==> inputs of trial 46 <==
==> flow/design.v (excerpt) <==
module top_level(f1,f2,p,in_1,in_2,out,clk,clk2);
input [7:0]in_1, in_2;
input clk;
input clk2;
input [15:0]p;   
input [15:0]f1,f2;  
output [15:0]out;
wire [15:0]a,b;
wire [15:0]r1,r2,r3,r4,r5;
convert inst_1(.float(a), .int8(in_1), .clk(clk));  
convert inst_2(.float(b), .int8(in_2), .clk(clk));
mult inst_3(.B(f1), .C(r1), .A(a), .clk(clk));   
mult inst_4(.B(f2), .C(r2), .A(b), .clk(clk));
main_adder inst_5 (.AA(r1), .BB(r2),.clk(clk), .R_add(r3)); 
mux inst_6(.in1(r4), .in2(p), .sel(clk2), .out(r5));  
main_adder inst_7 (.AA(r3), .BB(r5),.clk(clk), .R_add(r4));  
assign out=r4;
endmodule
make LEC_CHECK=0 CAP_MARGIN=20 CORE_MARGIN=2 CORE_UTILIZATION=72 CTS_CLUSTER_SIZE=46 PLACE_DENSITY_LB_ADDON=0.29 SETUP_SLACK_MARGIN=2.43 SLEW_MARGIN=20 finish   # period 9.38 ns
run.sh (not shown) runs the stock make flow with config.mk's settings and CLKGATE_MAP_FILE=.
==> trial 95: changes against trial 46 <==
- ABC_AREA: unset -> 1
- CTS_CLUSTER_SIZE: 46 -> unset
- PLACE_DENSITY_LB_ADDON: 0.29 -> 0.28
- SETUP_SLACK_MARGIN: 2.43 -> unset
==> flow/constraint.sdc (replaced) <==
create_clock -name core_clock -period 10.6 [get_ports {clk}]
set_input_delay 2.1200 -clock core_clock [delete_from_list [all_inputs] [get_ports {clk}]]
set_output_delay 2.1200 -clock core_clock [all_outputs]
set_load 0.01 [all_outputs]
==> build 32: changes against trial 46 <==
- CELL_PAD_IN_SITES_DETAIL_PLACEMENT: unset -> 2
- CORE_UTILIZATION: 72 -> 40
- CTS_CLUSTER_SIZE: 46 -> unset
- MIN_ROUTING_LAYER: unset -> met2
- PLACE_DENSITY_LB_ADDON: 0.29 -> unset
- SETUP_SLACK_MARGIN: 2.43 -> unset
- TNS_END_PERCENT: unset -> 85
==> flow/constraint.sdc (replaced) <==
create_clock -name core_clock -period 13.5 [get_ports {clk}]
set_input_delay 2.7000 -clock core_clock [delete_from_list [all_inputs] [get_ports {clk}]]
set_output_delay 2.7000 -clock core_clock [all_outputs]
set_load 0.01 [all_outputs]
==> qor summary <==
Horizontal die dimension: trial 95 169 um; build 32 231 um; trial 46 173 um
Area of the chip: trial 95 0.0287 mm2; build 32 0.0534 mm2; trial 46 0.0300 mm2
Yosys Chip Area: trial 95 0.0197 mm2; build 32 0.0206 mm2; trial 46 0.0206 mm2
Global placer's final weighted congestion: trial 95 0.956; build 32 0.968; trial 46 0.981
Resized cells post-CTS: trial 95 39; build 32 68; trial 46 279
Summed instance area of the synthesized netlist: trial 95 0.0197 mm2; build 32 0.0206 mm2; trial 46 0.0206 mm2
Cells after synthesis: trial 95 2,841; build 32 2,532; trial 46 2,532
Post-CTS Repair Setup Buffers: trial 95 13; build 32 19; trial 46 79
Row cnt: trial 95 60; build 32 83; trial 46 61
DIE HEIGHT: trial 95 169 um; build 32 231 um; trial 46 173 um
Average instance area after synthesis: trial 95 6.93 um2; build 32 8.15 um2; trial 46 8.15 um2
Cell total in the yosys stat output: trial 95 2,841; build 32 2,532; trial 46 2,532
Syn nets: trial 95 3,298; build 32 2,990; trial 46 2,990
Outcome: trial 95 failed layout checks; build 32 did not finish; trial 46 did not finish
Last stage reached: trial 95 -; build 32 global routing (5_1_grt); trial 46 global routing (5_1_grt)
Violated checks: trial 95 negative setup slack; build 32 -; trial 46 -
Half-perimeter wire length after detailed placement: trial 95 42.0 mm; build 32 69.6 mm; trial 46 49.5 mm
Number of distinct standard cells referenced by the synthesized netlist: trial 95 54; build 32 110; trial 46 110
Most frequently used cell type in the post-synthesis netlist: trial 95 nand2_1; build 32 inv_1; trial 46 inv_1


==> inputs of v38 <==
Starting RTL as in the previous note.
// top_level
module top_level(f1,f2,p,in_1,in_2,out,clk,clk2);
input [7:0]in_1, in_2;
input clk;
input clk2;
input [15:0]p;   
input [15:0]f1,f2;  
output [15:0]out;
wire [15:0]a,b;
wire [15:0]r1,r2,r3,r4,r5;
convert inst_1(.float(a), .int8(in_1), .clk(clk));  
convert inst_2(.float(b), .int8(in_2), .clk(clk));
mult inst_3(.B(f1), .C(r1), .A(a), .clk(clk));   
mult inst_4(.B(f2), .C(r2), .A(b), .clk(clk));
main_adder inst_5 (.AA(r1), .BB(r2),.clk(clk), .R_add(r3)); 
mux inst_6(.in1(r4), .in2(p), .sel(clk2), .out(r5));  
main_adder inst_7 (.AA(r3), .BB(r5),.clk(clk), .R_add(r4));  
assign out=r4;
endmodule
Settings: LEC_CHECK=0, ABC_AREA=0, CAP_MARGIN=20, CORE_ASPECT_RATIO=1.2, CORE_MARGIN=7, CORE_UTILIZATION=40, GPL_ROUTABILITY_DRIVEN=0, HOLD_SLACK_MARGIN=0.04, MAX_ROUTING_LAYER=met4, SLEW_MARGIN=0, TNS_END_PERCENT=75; clock period 17.6 ns.
==> v14 (differences from v38) <==
==> flow/config.mk (replaced) <==
export PLATFORM = sky130hd
export DESIGN_NAME = top_level
export DESIGN_NICKNAME = top_level
export VERILOG_FILES = /design/flow/design.v
export SDC_FILE = /design/flow/constraint.sdc
export NUM_CORES = 4
export LEC_CHECK = 0
export ABC_AREA = 1
export CAP_MARGIN = 20
export CORE_ASPECT_RATIO = 0.5
export CORE_MARGIN = 2
export CORE_UTILIZATION = 72
export CTS_CLUSTER_DIAMETER = 397
export CTS_CLUSTER_SIZE = 96
export SLEW_MARGIN = 20
export TNS_END_PERCENT = 5
==> flow/constraint.sdc (replaced) <==
create_clock -name core_clock -period 7.4 [get_ports {clk}]
set_input_delay 1.4800 -clock core_clock [delete_from_list [all_inputs] [get_ports {clk}]]
set_output_delay 1.4800 -clock core_clock [all_outputs]
set_load 0.01 [all_outputs]
==> v36 (differences from v38) <==
==> flow/config.mk (replaced) <==
export PLATFORM = sky130hd
export DESIGN_NAME = top_level
export DESIGN_NICKNAME = top_level
export VERILOG_FILES = /design/flow/design.v
export SDC_FILE = /design/flow/constraint.sdc
export NUM_CORES = 4
export LEC_CHECK = 0
export CAP_MARGIN = 20
export CORE_MARGIN = 2
export CORE_UTILIZATION = 72
export SETUP_SLACK_MARGIN = -0.2
export SLEW_MARGIN = 20
==> flow/constraint.sdc (replaced) <==
create_clock -name core_clock -period 10.2 [get_ports {clk}]
set_input_delay 2.0400 -clock core_clock [delete_from_list [all_inputs] [get_ports {clk}]]
set_output_delay 2.0400 -clock core_clock [all_outputs]
set_load 0.01 [all_outputs]
==> Changelog: implementation <==
## Flow update

* Final nets at 3536
* Core ar. at roughly 27000 µm²
* Outcome: failed layout checks
* Layout Check Failures: setup timing
* Met3 usage at 9.44%
* Clk latency of the worst-skew pair at between 0.5 and 0.6 ns
* # setup viols final at 34
* Clk_skew at about 0.058 ns
* Worst Path Required at ~7.8 ns
* Measured slew at the worst slew-check pin at between 1 and 1.5 ns
* ClkCell Share at 3.04%
* Setup ws final at -2.91 ns
[end of results for v14]
==> Changelog: implementation <==
## Flow update

* Logic area at around 16000 µm²
* ClkCell Share at approximately 3.2%
* RSZ-0062 raised after global routing: false
* Worst hold-check path type: flop to flop
* Core ar. at 51200 µm²
* Met3 usage at between 2 and 2.5%
* Outcome: timing/DRC/antenna clean
* Register area at 3160 µm²
* Worst Path Required at 17.93 ns
* Logic inverters at 343
* Mapped Avg Cell Area at ~8.2 µm²
* Setup ws final at about 1.2 ns
* Measured slew at the worst slew-check pin at about 1.1 ns
* Clk latency of the worst-skew pair at ~0.47 ns
* Setup crit start kind: flop
* # setup viols final at 0
* Final nets at a little over 3000
[end of results for v38]
==> Changelog: implementation <==
## Flow update

* Clk latency of the worst-skew pair at roughly 0.5 ns
* Layout Check Failures: setup timing
* Final nets at between 3000 and 4000
* Setup ws final at -1.49 ns
* Worst Path Required at between 10 and 15 ns
* Met3 usage at approximately 7.8%
* # setup viols final at 30
* ClkCell Share at around 2.9%
* M1 WL at about 24000 µm
* Clk_skew at about 0.08 ns
* Outcome: failed layout checks
* Measured slew at the worst slew-check pin at 1.08 ns
[end of results for v36]


==> ember <==
Starting RTL as in the previous note.
clock: 7.93 ns
lec_check: 0
abc_area: 1
cap_margin: 20
core_aspect_ratio: 1.2
core_margin: 7
core_utilization: 40
hold_slack_margin: 0.04
max_routing_layer: met4
place_density_lb_addon: 0.24
slew_margin: 25
tns_end_percent: 60
==> tundra: changes against ember <==
Settings changed: CORE_ASPECT_RATIO 1.2 to not set, CORE_MARGIN 7 to 2, CORE_UTILIZATION 40 to 72, CTS_CLUSTER_DIAMETER set to 225, CTS_CLUSTER_SIZE set to 72, HOLD_SLACK_MARGIN 0.04 to not set, MAX_ROUTING_LAYER met4 to not set, PLACE_DENSITY_LB_ADDON 0.24 to 0.28, SLEW_MARGIN 25 to 20, TNS_END_PERCENT 60 to not set.
==> flow/constraint.sdc (replaced) <==
create_clock -name core_clock -period 10.6 [get_ports {clk}]
set_input_delay 2.1200 -clock core_clock [delete_from_list [all_inputs] [get_ports {clk}]]
set_output_delay 2.1200 -clock core_clock [all_outputs]
set_load 0.01 [all_outputs]
==> load_flow_metrics.sql <==
-- generated from flow reports
INSERT INTO impl_metrics (metric_group, metric, value, unit) VALUES
('run_status', 'status', 'failed layout checks', ''),
('run_status', 'so.violations', 'negative setup slack', ''),
('route', 'routed-wl-met2', '29400', 'µm'),
('final_timing', 'fin_setup_tns', '-39.28', 'ns'),
('final_timing', 'report.final.setup_viol', '30', ''),
('final_timing', 'fin_ws', '-2.14', 'ns');
-- figures above: ember

==> load_flow_metrics.sql <==
-- generated from flow reports
INSERT INTO impl_metrics (metric_group, metric, value, unit) VALUES
('final_timing', 'fin_setup_tns', '-17.47', 'ns'),
('final_timing', 'fin_ws', '-1.43', 'ns'),
('route', 'routed-wl-met2', '28900', 'µm'),
('final_timing', 'report.final.setup_viol', '30', ''),
('run_status', 'status', 'failed layout checks', ''),
('run_status', 'so.violations', 'negative setup slack', '');
-- figures above: tundra



==> inputs of trial 90 <==
top_level again, from the RTL that the note above started with.
Design top_level, start of the top module:
module top_level(f1,f2,p,in_1,in_2,out,clk,clk2);
input [7:0]in_1, in_2;
input clk;
input clk2;
input [15:0]p;   
input [15:0]f1,f2;  
output [15:0]out;
wire [15:0]a,b;
wire [15:0]r1,r2,r3,r4,r5;
convert inst_1(.float(a), .int8(in_1), .clk(clk));  
convert inst_2(.float(b), .int8(in_2), .clk(clk));
mult inst_3(.B(f1), .C(r1), .A(a), .clk(clk));   
mult inst_4(.B(f2), .C(r2), .A(b), .clk(clk));
main_adder inst_5 (.AA(r1), .BB(r2),.clk(clk), .R_add(r3)); 
mux inst_6(.in1(r4), .in2(p), .sel(clk2), .out(r5));  
main_adder inst_7 (.AA(r3), .BB(r5),.clk(clk), .R_add(r4));  
assign out=r4;
endmodule
==> flow/config.mk <==
export PLATFORM = sky130hd
export DESIGN_NAME = top_level
export DESIGN_NICKNAME = top_level
export VERILOG_FILES = /design/flow/design.v
export SDC_FILE = /design/flow/constraint.sdc
export NUM_CORES = 4
export LEC_CHECK = 0
export ABC_AREA = 1
export CAP_MARGIN = 5
export CORE_MARGIN = 2
export CORE_UTILIZATION = 72
export CTS_CLUSTER_DIAMETER = 86
export CTS_CLUSTER_SIZE = 14
export PLACE_DENSITY = 0.42
export SETUP_SLACK_MARGIN = -0.22
export SLEW_MARGIN = 40
==> flow/constraint.sdc <==
create_clock -name core_clock -period 7.17 [get_ports {clk}]
set_input_delay 1.4340 -clock core_clock [delete_from_list [all_inputs] [get_ports {clk}]]
set_output_delay 1.4340 -clock core_clock [all_outputs]
set_load 0.01 [all_outputs]
==> build 8 (differences from trial 90) <==
==> flow/config.mk (replaced) <==
export PLATFORM = sky130hd
export DESIGN_NAME = top_level
export DESIGN_NICKNAME = top_level
export VERILOG_FILES = /design/flow/design.v
export SDC_FILE = /design/flow/constraint.sdc
export NUM_CORES = 4
export LEC_CHECK = 0
export CAP_MARGIN = 20
export CORE_MARGIN = 2
export CORE_UTILIZATION = 72
export CTS_CLUSTER_SIZE = 32
export PLACE_DENSITY = 0.66
export SLEW_MARGIN = 20
export TNS_END_PERCENT = 35
==> flow/constraint.sdc (replaced) <==
create_clock -name core_clock -period 10.3 [get_ports {clk}]
set_input_delay 2.0600 -clock core_clock [delete_from_list [all_inputs] [get_ports {clk}]]
set_output_delay 2.0600 -clock core_clock [all_outputs]
set_load 0.01 [all_outputs]
==> build 20 (differences from trial 90) <==
==> flow/config.mk (replaced) <==
export PLATFORM = sky130hd
export DESIGN_NAME = top_level
export DESIGN_NICKNAME = top_level
export VERILOG_FILES = /design/flow/design.v
export SDC_FILE = /design/flow/constraint.sdc
export NUM_CORES = 4
export LEC_CHECK = 0
export ABC_AREA = 1
export CAP_MARGIN = 20
export CORE_MARGIN = 2
export CORE_UTILIZATION = 70
export SLEW_MARGIN = 20
==> flow/constraint.sdc (replaced) <==
create_clock -name core_clock -period 18.2 [get_ports {clk}]
set_input_delay 3.6400 -clock core_clock [delete_from_list [all_inputs] [get_ports {clk}]]
set_output_delay 3.6400 -clock core_clock [all_outputs]
set_load 0.01 [all_outputs]
==> build 80 (differences from trial 90) <==
==> flow/config.mk (replaced) <==
export PLATFORM = sky130hd
export DESIGN_NAME = top_level
export DESIGN_NICKNAME = top_level
export VERILOG_FILES = /design/flow/design.v
export SDC_FILE = /design/flow/constraint.sdc
export NUM_CORES = 4
export LEC_CHECK = 0
export CAP_MARGIN = 20
export CORE_MARGIN = 2
export CORE_UTILIZATION = 16
export SLEW_MARGIN = 20
==> flow/constraint.sdc (replaced) <==
create_clock -name core_clock -period 13.3 [get_ports {clk}]
set_input_delay 2.6600 -clock core_clock [delete_from_list [all_inputs] [get_ports {clk}]]
set_output_delay 2.6600 -clock core_clock [all_outputs]
set_load 0.01 [all_outputs]
==> notes <==
- Build 80 completed with no timing, DRC or antenna violations. Build 8 finished but fails on negative setup slack. Build 20 produced a clean layout. Trial 90 stopped in global routing (5_1_grt) on GRT-0232.
- Sequential cell count is the same in build 8 and build 80.
- Of build 20 and build 80, build 20 has the higher count of clock-buffer cells in the layout (gap 4).
==> figures <==
|  | trial 90 | build 80 | build 20 | build 8 |
|---|---|---|---|---|
| Type of the setup path with the least slack | - | register to register | register to register | register to register |
| Core Util, Final | - | 0.192 | 0.769 | 0.850 |
| Total cell area at the placement stage | 0.0223 mm^2 | 0.0236 mm^2 | 0.0206 mm^2 | 0.0226 mm^2 |
| Leading cell kind | - | combinational gates | combinational gates | combinational gates |
| Status | stopped before the end | timing/DRC/antenna clean | timing/DRC/antenna clean | finished with violations |
| Failing step | global routing (5_1_grt) | - | - | - |
| Reasons for failing layout checks | - | - | - | negative setup slack |
| Via count normalized by instance count | - | 4.11 | 5.76 | 6.65 |
| Sequential area share after synthesis | 0.161 | 0.153 | 0.161 | 0.153 |
| Top-count cell post-synth | sky130_fd_sc_hd__nand2_1 | sky130_fd_sc_hd__inv_1 | sky130_fd_sc_hd__nand2_1 | sky130_fd_sc_hd__inv_1 |
| Top cell area share | 0.169 | 0.161 | 0.169 | 0.161 |
